==> 01-12: inputs <==
==> flow/design.v <==
module control_unit(
    input wire [7:0] instr,          
    input wire [2:0] state,          
    input wire zf,                   
    input wire reset,                
    output reg [2:0] next_state,     
    output reg pc_we,                
    output reg pc_sel,               
    output reg pc_jmp_sel,           
    output reg [3:0] pc_offset,      
    output reg addr_sel,             
    output reg [3:0] addr_offset,    
    output reg mem_sel,              
    output reg mem_we,               
    output reg [2:0] alu_opcode,     
    output reg alu_sel_a,            
    output reg alu_sel_b,            
    output reg alu_we,               
    output reg zf_we,                
    output reg ir_we,                
    output reg a_sel,                
    output reg a_we,                 
    output reg b_sel,                
    output reg b_we,                 
    output reg halt                  
);
    localparam ADD    = 3'b000;
    localparam AND    = 3'b001;
    localparam NOT    = 3'b010;
    localparam LOAD   = 3'b011;
    localparam STORE  = 3'b100;
    localparam JUMP   = 3'b101;
    localparam JUMPz  = 3'b110;
    localparam HALT   = 3'b111;
    localparam FETCH      = 3'b000; 
    localparam DECODE     = 3'b001;
    localparam EXECUTE    = 3'b010;
    localparam MEMORY     = 3'b011;
    localparam WRITEBACK  = 3'b100;
    localparam HALT_STATE = 3'b101;
    localparam IDLE       = 3'b110;
    always @(*) begin
        pc_we = 0;               
        pc_sel = 0;              
        pc_jmp_sel = 0;          
        pc_offset = 4'b0000;     
        addr_sel = 0;            
        addr_offset = 4'b0000;   
        mem_sel = 0;             
        mem_we = 0;              
        alu_opcode = 3'b000;     
        alu_sel_a = 0;           
        alu_sel_b = 0;           
        alu_we = 0;              
        zf_we = 0;               
        ir_we = 0;               
        a_sel = 0;               
        a_we = 0;                
        b_sel = 0;               
        b_we = 0;                
        halt = 0;                
        next_state = FETCH;      
        if (reset) begin
            next_state = FETCH;      
        end
        else begin
            case (state)
                FETCH: begin                     
                    next_state = DECODE;         
                    pc_we = 1;                   
                    ir_we = 1;                   
                end
                DECODE: begin    
                    case (instr[7:5])       
                        ADD, AND, NOT, JUMP, JUMPz: begin
                            next_state = EXECUTE;       
                        end
                        LOAD, STORE: begin
                            next_state = MEMORY;
                        end
                        HALT: begin
                            next_state = HALT_STATE;
                        end
                    endcase
                end
                EXECUTE: begin                           
                    case (instr[7:5])
                        ADD, AND: begin
                            alu_opcode = instr[7:5];     
                            alu_sel_a = instr[3];        
                            alu_sel_b = instr[2];        
                            alu_we = 1;                  
                            zf_we = 1;                   
                            next_state = WRITEBACK;
                        end
                        NOT: begin
                            alu_opcode = instr[7:5];     
                            alu_sel_a = instr[3];        
                            alu_we = 1;                  
                            zf_we = 1;                   
                            next_state = WRITEBACK;
                        end
                        JUMP: begin
                            pc_jmp_sel = instr[4];       
                            pc_offset = instr[3:0];      
                            pc_sel = 1;                  
                            pc_we = 1;                   
                            next_state = IDLE;
                        end
                        JUMPz: begin
                            if (zf == 1) begin
                                pc_jmp_sel = instr[4];   
                                pc_offset = instr[3:0];  
                                pc_sel = 1;              
                                pc_we = 1;               
                            end
                            next_state = IDLE;
                        end
                    endcase
                end
                MEMORY: begin                                    
                    case (instr[7:5])
                        LOAD: begin
                            addr_offset = instr[3:0];    
                            addr_sel = 1;                
                            next_state = WRITEBACK;
                        end
                        STORE: begin
                            addr_offset = instr[3:0];    
                            addr_sel = 1;                
                            mem_sel = instr[4];          
                            mem_we = 1;                  
                            next_state = IDLE;
                        end
                    endcase
                end
                WRITEBACK: begin                         
                    case (instr[7:5])
                        ADD, AND, NOT: begin
                            if (instr[4] == 0) begin
                                a_sel = 1;               
                                a_we = 1;                
                            end else begin
                                b_sel = 1;               
                                b_we = 1;                
                            end
                            next_state = FETCH;
                        end
                        LOAD: begin
                            if (instr[4] == 0) begin
                                a_we = 1;            
                            end else begin
                                b_we = 1;            
                            end
                            next_state = FETCH;
                        end
                    endcase
                end 
                HALT_STATE: begin
                    halt = 1;
                    next_state = HALT_STATE;
                end
                IDLE: begin
                    next_state = FETCH;
                end
            endcase
        end
    end
endmodule
module alu(
    input wire [2:0] opcode,         
    input wire [7:0] a,              
    input wire [7:0] b,              
    output reg [7:0] y,              
    output reg zf                    
);
    localparam ADD = 3'b000;         
    localparam AND = 3'b001;         
    localparam NOT = 3'b010;         
always @(*) begin
    zf = 0;
    case (opcode)
        ADD: begin             
            y = a + b;
        end
        AND: begin              
            y = a & b;
        end
        NOT: begin              
            y = ~a;
        end
        default: begin               
            y = 8'b00000000;
        end
    endcase
    if (y == 8'b00000000) begin
        zf = 1;
    end
end
endmodule
module register #(
    parameter WIDTH = 8
)(
    input wire clk,                  
    input wire rst,                  
    input wire we,                   
    input wire [WIDTH-1:0] d,        
    output reg [WIDTH-1:0] q         
);
    always @(posedge clk) begin      
        if (rst) begin
            q <= {WIDTH{1'b0}};      
        end else if (we) begin
            q <= d;                  
        end
    end
endmodule
module mux_2to1 (
    input wire [7:0] in0,    
    input wire [7:0] in1,    
    input wire sel,          
    output wire [7:0] out    
);
    assign out = sel ? in1 : in0;
endmodule
module adder(
    input wire [7:0] a,
    input wire [7:0] b,
    output wire [7:0] sum
);
    assign sum = a + b;
endmodule
module zext(
    input wire [3:0] in,
    output wire [7:0] out
);
assign out = {4'b0000, in};
endmodule
module cpu_8b(
    input wire clk,
    input wire rst,
    output wire halt,
    output wire mem_we,
    output wire [7:0] mem_addr,
    output wire [7:0] mem_wdata,
    input wire [7:0] mem_rdata
);
    wire [7:0] mem_d_i;
    wire [7:0] mem_d_o;
    assign mem_wdata = mem_d_i;
    assign mem_d_o = mem_rdata;
    wire [2:0] alu_opcode;
    wire [7:0] alu_a;
    wire [7:0] alu_b;
    wire a_we;
    wire [7:0] a_reg_i;
    wire [7:0] a_reg_o;
    wire b_we;
    wire [7:0] b_reg_i;
    wire [7:0] b_reg_o;
    wire alu_we;
    wire [7:0] alu_res_next;
    wire [7:0] alu_res;
    wire zf_we;
    wire zf_next;
    wire zf;
    wire ir_we;
    wire [7:0] instr;
    wire [2:0] next_state;
    wire [2:0] state;
    wire pc_we;
    wire [7:0] pc_next;
    wire [7:0] pc;
    wire alu_sel_a;
    wire alu_sel_b;
    wire a_sel;
    wire b_sel;
    wire mem_sel;
    wire [7:0] offset_addr;
    wire addr_sel;
    wire [7:0] addr_offset_zext;
    wire [3:0] addr_offset;
    wire [3:0] pc_offset;
    wire [7:0] pc_offset_zext;
    wire [7:0] inc_pc;
    wire [7:0] new_pc;
    wire pc_sel;
    wire [7:0] jmp_reg_val;
    wire pc_jmp_sel;
    control_unit cpu_control(
        .instr(instr),
        .state(state),
        .zf(zf),
        .reset(rst),
        .next_state(next_state),
        .pc_we(pc_we),
        .pc_sel(pc_sel),
        .pc_jmp_sel(pc_jmp_sel),
        .pc_offset(pc_offset),
        .addr_sel(addr_sel),
        .addr_offset(addr_offset),
        .mem_sel(mem_sel),
        .mem_we(mem_we),
        .alu_opcode(alu_opcode),
        .alu_sel_a(alu_sel_a),
        .alu_sel_b(alu_sel_b),
        .alu_we(alu_we),
        .zf_we(zf_we),
        .ir_we(ir_we),
        .a_sel(a_sel),
        .a_we(a_we),
        .b_sel(b_sel),
        .b_we(b_we),
        .halt(halt)
    );
    alu alu_unit(
        .opcode(alu_opcode),
        .a(alu_a),
        .b(alu_b),
        .y(alu_res_next),
        .zf(zf_next)
    );
    register #(.WIDTH(8)) a_register(
        .clk(clk),
        .rst(rst),
        .we(a_we),
        .d(a_reg_i),
        .q(a_reg_o)
    );
    register #(.WIDTH(8)) b_register(
        .clk(clk),
        .rst(rst),
        .we(b_we),
        .d(b_reg_i),
        .q(b_reg_o)
    );
    register #(.WIDTH(8)) alu_register(
        .clk(clk),
        .rst(rst),
        .we(alu_we),
        .d(alu_res_next),
        .q(alu_res)
    );
    register #(.WIDTH(1)) zf_register(
        .clk(clk),
        .rst(rst),
        .we(zf_we),
        .d(zf_next),
        .q(zf)
    );
    register #(.WIDTH(8)) instruction_register(
        .clk(clk),
        .rst(rst),
        .we(ir_we),
        .d(mem_d_o),
        .q(instr)
    );
    register #(.WIDTH(3)) state_register(
        .clk(clk),
        .rst(rst),
        .we(1'b1),
        .d(next_state),
        .q(state)
    );
    register #(.WIDTH(8)) program_counter(
        .clk(clk),
        .rst(rst),
        .we(pc_we),
        .d(pc_next),
        .q(pc)
    );
    mux_2to1 alu_a_mux(
        .in0(a_reg_o),
        .in1(b_reg_o),
        .sel(alu_sel_a),
        .out(alu_a)
    );
    mux_2to1 alu_b_mux(
        .in0(a_reg_o),
        .in1(b_reg_o),
        .sel(alu_sel_b),
        .out(alu_b)
    );
    mux_2to1 a_register_mux(
        .in0(mem_d_o),
        .in1(alu_res),
        .sel(a_sel),
        .out(a_reg_i)
    );
    mux_2to1 b_register_mux(
        .in0(mem_d_o),
        .in1(alu_res),
        .sel(b_sel),
        .out(b_reg_i)
    );
    mux_2to1 mem_data_mux(
        .in0(a_reg_o),
        .in1(b_reg_o),
        .sel(mem_sel),
        .out(mem_d_i)
    );
    mux_2to1 mem_addr_mux(
        .in0(pc),
        .in1(offset_addr),
        .sel(addr_sel),
        .out(mem_addr)
    );
    adder addr_adder(
        .a(addr_offset_zext),
        .b(pc),
        .sum(offset_addr)
    );
    zext addr_zext(
        .in(addr_offset),
        .out(addr_offset_zext)
    );
    zext pc_zext(
        .in(pc_offset),
        .out(pc_offset_zext)
    );
    mux_2to1 pc_mux(
        .in0(inc_pc),
        .in1(new_pc),
        .sel(pc_sel),
        .out(pc_next)
    );
    adder inc_pc_adder(
        .a(pc),
        .b(8'b00000001),
        .sum(inc_pc)
    );
    adder new_pc_adder(
        .a(pc_offset_zext),
        .b(jmp_reg_val),
        .sum(new_pc)
    );
    mux_2to1 jump_mux(
        .in0(a_reg_o),
        .in1(b_reg_o),
        .sel(pc_jmp_sel),
        .out(jmp_reg_val)
    );
endmodule
==> flow/run.sh <==
#!/bin/bash
# the make line also repeats each setting of config.mk as NAME=value (left out here)
make -C /OpenROAD-flow-scripts/flow DESIGN_CONFIG=/design/flow/config.mk WORK_HOME=/design/flow/orfs CLKGATE_MAP_FILE= finish
==> flow/config.mk <==
export PLATFORM = sky130hd
export DESIGN_NAME = cpu_8b
export DESIGN_NICKNAME = cpu_8b
export VERILOG_FILES = /design/flow/design.v
export SDC_FILE = /design/flow/constraint.sdc
export NUM_CORES = 4
export LEC_CHECK = 0
export CAP_MARGIN = 35
export CORE_MARGIN = 2
export CORE_UTILIZATION = 72
export HOLD_SLACK_MARGIN = 0.27
export MAX_ROUTING_LAYER = met4
export SETUP_SLACK_MARGIN = -0.31
export SLEW_MARGIN = 20
==> flow/constraint.sdc <==
create_clock -name core_clock -period 4.1 [get_ports {clk}]
set_input_delay 0.8200 -clock core_clock [delete_from_list [all_inputs] [get_ports {clk}]]
set_output_delay 0.8200 -clock core_clock [all_outputs]
set_load 0.01 [all_outputs]
==> 06-14 (differences from 01-12) <==
--- a/flow/config.mk
+++ b/flow/config.mk
@@ -7,8 +7,8 @@
 export LEC_CHECK = 0
-export CAP_MARGIN = 35
+export CAP_MARGIN = 20
 export CORE_MARGIN = 2
-export CORE_UTILIZATION = 72
-export HOLD_SLACK_MARGIN = 0.27
+export CORE_UTILIZATION = 20
+export GPL_ROUTABILITY_DRIVEN = 0
 export MAX_ROUTING_LAYER = met4
-export SETUP_SLACK_MARGIN = -0.31
 export SLEW_MARGIN = 20
+export TNS_END_PERCENT = 90
==> flow/constraint.sdc (replaced) <==
create_clock -name core_clock -period 5.0 [get_ports {clk}]
set_input_delay 1.0000 -clock core_clock [delete_from_list [all_inputs] [get_ports {clk}]]
set_output_delay 1.0000 -clock core_clock [all_outputs]
set_load 0.01 [all_outputs]
==> results <==
metric                                                                              01-12              06-14
Total routed wirelength                                                          12200 um           10000 um
DIE AREA                                                                        5660 um^2         19400 um^2
Die height                                                                        75.2 um             139 um
CLK BUF                                                                                 6                  7
Origin of the worst min-delay path                                      alu_register.q[0]  alu_register.q[3]
Skew-Pair Late Insertion Delay                                                     320 ps             290 ps
Final cell area excluding filler cells                                          4420 um^2          4340 um^2
Storage element area                                                             941 um^2           942 um^2
Capture point of the critical path                                            mem_addr[5]        mem_addr[6]
Total leakage power                                                               1.91 nW            1.68 nW
WP data required                                                                  3280 ps            4000 ps
Number of nets in the final layout                                                    559                515
Largest fanout of any net on the critical path                                          7                  9
Sequential power share                                                              0.421              0.402
Finish-stage setup viols                                                                2                  0
Final Skew                                                                        7.17 ps            6.50 ps
Vias in the first global route                                                       3876               3037
Iteration-0 DRC Markers                                                               559                271
Run status                                                       finished with violations  timing/DRC/antenna clean
Reasons for failing layout checks                                    negative setup slack                  -
Clock network contribution to total cell area                                      0.0207             0.0369
M3 GR Usage                                                                         0.138             0.0204
Via count normalized by instance count                                               6.85               4.58
Fraction of area in registers                                                       0.213              0.217
Buffering stage count on the worst path with inverters included                         3                  2
Relative max-transition margin                                                      0.546              0.614
Met2 demand-to-capacity share in global routing                                     0.706              0.178
Overall Global Routing Usage                                                        0.436              0.108
Power and IR drop assume default switching activity.
